Setup of run 1:
// axi4_slave
module axi4_slave #(
    parameter int          NUM_REGS   = 4     ,
    parameter integer      ID_WIDTH   = 4     ,
    parameter integer      ADDR_WIDTH = 32    ,
    parameter integer      DATA_WIDTH = 32    ,
    parameter logic [31:0] BASE_ADDR  = 32'h0
)(
    input  logic                     ACLK,
    input  logic                     ARESETN,
    input  logic [ID_WIDTH-1:0]       S_AXI_AWID     ,
    input  logic [ADDR_WIDTH-1:0]     S_AXI_AWADDR   ,
    input  logic [7:0]                S_AXI_AWLEN    ,
    input  logic [2:0]                S_AXI_AWSIZE   ,
    input  logic [1:0]                S_AXI_AWBURST  ,
    input  logic                      S_AXI_AWVALID  ,
    output logic                      S_AXI_AWREADY  ,
    input  logic [DATA_WIDTH-1:0]     S_AXI_WDATA    ,
    input  logic [(DATA_WIDTH/8)-1:0] S_AXI_WSTRB    ,
    input  logic                      S_AXI_WLAST    ,
    input  logic                      S_AXI_WVALID   ,
    output logic                      S_AXI_WREADY   ,
    output logic [ID_WIDTH-1:0]       S_AXI_BID      ,
    output logic [1:0]                S_AXI_BRESP    ,
    output logic                      S_AXI_BVALID   ,
    input  logic                      S_AXI_BREADY   ,
    input  logic [ID_WIDTH-1:0  ]     S_AXI_ARID     ,
    input  logic [ADDR_WIDTH-1:0]     S_AXI_ARADDR   ,
    input  logic [7:0]                S_AXI_ARLEN    ,
    input  logic [2:0]                S_AXI_ARSIZE   ,
    input  logic [1:0]                S_AXI_ARBURST  ,
    input  logic                      S_AXI_ARVALID  ,
    output logic                      S_AXI_ARREADY  ,
    output logic [ID_WIDTH-1:0  ]     S_AXI_RID      ,
    output logic [DATA_WIDTH-1:0]     S_AXI_RDATA    ,
    output logic [1:0]                S_AXI_RRESP    ,
    output logic                      S_AXI_RLAST    ,
    output logic                      S_AXI_RVALID   ,
    input  logic                      S_AXI_RREADY   ,
    output logic                      write_en        ,
    output logic                      read_en
);
Size in the first run: roughly 280 flip-flops, ~190 I/O pins, roughly 0.070 mm^2 of cells after synthesis.
clock: 88.0 ns
lec_check: 0
abc_area: 1
cap_margin: 20
core_margin: 2
core_utilization: 68
cts_cluster_diameter: 339
max_routing_layer: met4
place_density: 0.6
slew_margin: 20
tns_end_percent: 5
run.sh (not shown) runs the stock make flow with config.mk's settings and CLKGATE_MAP_FILE=.
Run 1 got as far as global routing, where a tool error ended the run.
What run 2 does differently from run 1 at the input level:
- removing TNS_END_PERCENT (formerly 5)
- changing CORE_UTILIZATION from 68 to 40
- removing MAX_ROUTING_LAYER (formerly met4)
- removing ABC_AREA (formerly 1)
- removing CTS_CLUSTER_DIAMETER (formerly 339)
- changing the clock period (ns, I/O delays scaled along) from 88.0 to 269.0
## What came out
Run 2: no failed stages, no open violations at the end
Area fraction in mux cells, run 1 and run 2: larger value in run 2
On run 2: cell count listed in synth_stat.txt is about 27% lower than what run 1 gave.
Lower placed cell count was reported by run 2, not run 1.
The higher detailed placer's ending HPWL came out of run 1.
What run 3 does differently from run 2 at the input level:
- putting CTS_CLUSTER_DIAMETER at 345 where nothing was set
- putting MAX_ROUTING_LAYER at met4 where nothing was set
- swapping 40 for 65 in CORE_UTILIZATION
- swapping 269.0 for 160.0 in the clock period (ns, I/O delays scaled along)
## What came out
~same aoi/oai-family share of the synthesized area in run 3 and run 2
Initial detailed-routing violation count for run 3 is higher than for run 2.
Against run 2, run 3 comes in 21 points higher on global-route track usage on met2.
Global-route usage was higher in run 3 than in run 2.
Between run 3 and run 2, the difference in fraction of area in non-clock buffers is negligible.
Between run 3 and run 2, the global-route track usage on met3 is higher for run 3.
Diff run 3 and run 2: non-clock buffer count higher in run 2
First-pass GRT wire length in run 3 is about 3% lower than in run 2
Compared with run 2, critical path depth in run 3 increased slightly.
The following lists how run 4 was set up differently from run 3:
- changing CORE_UTILIZATION from 65 to 40
- removing CTS_CLUSTER_DIAMETER (formerly 345)
- removing MAX_ROUTING_LAYER (formerly met4)
- changing the clock period (ns, I/O delays scaled along) from 160.0 to 200.0
Findings:
Re post-route fraction of the period consumed by the critical path: run 4 is 15 points down on run 3.
The highest routing layer actually used comes out met5 in one run and met4 in the other, namely in run 4 and run 3 respectively.
Diff run 3 -> run 4: cell area after layout up about 1.6%.
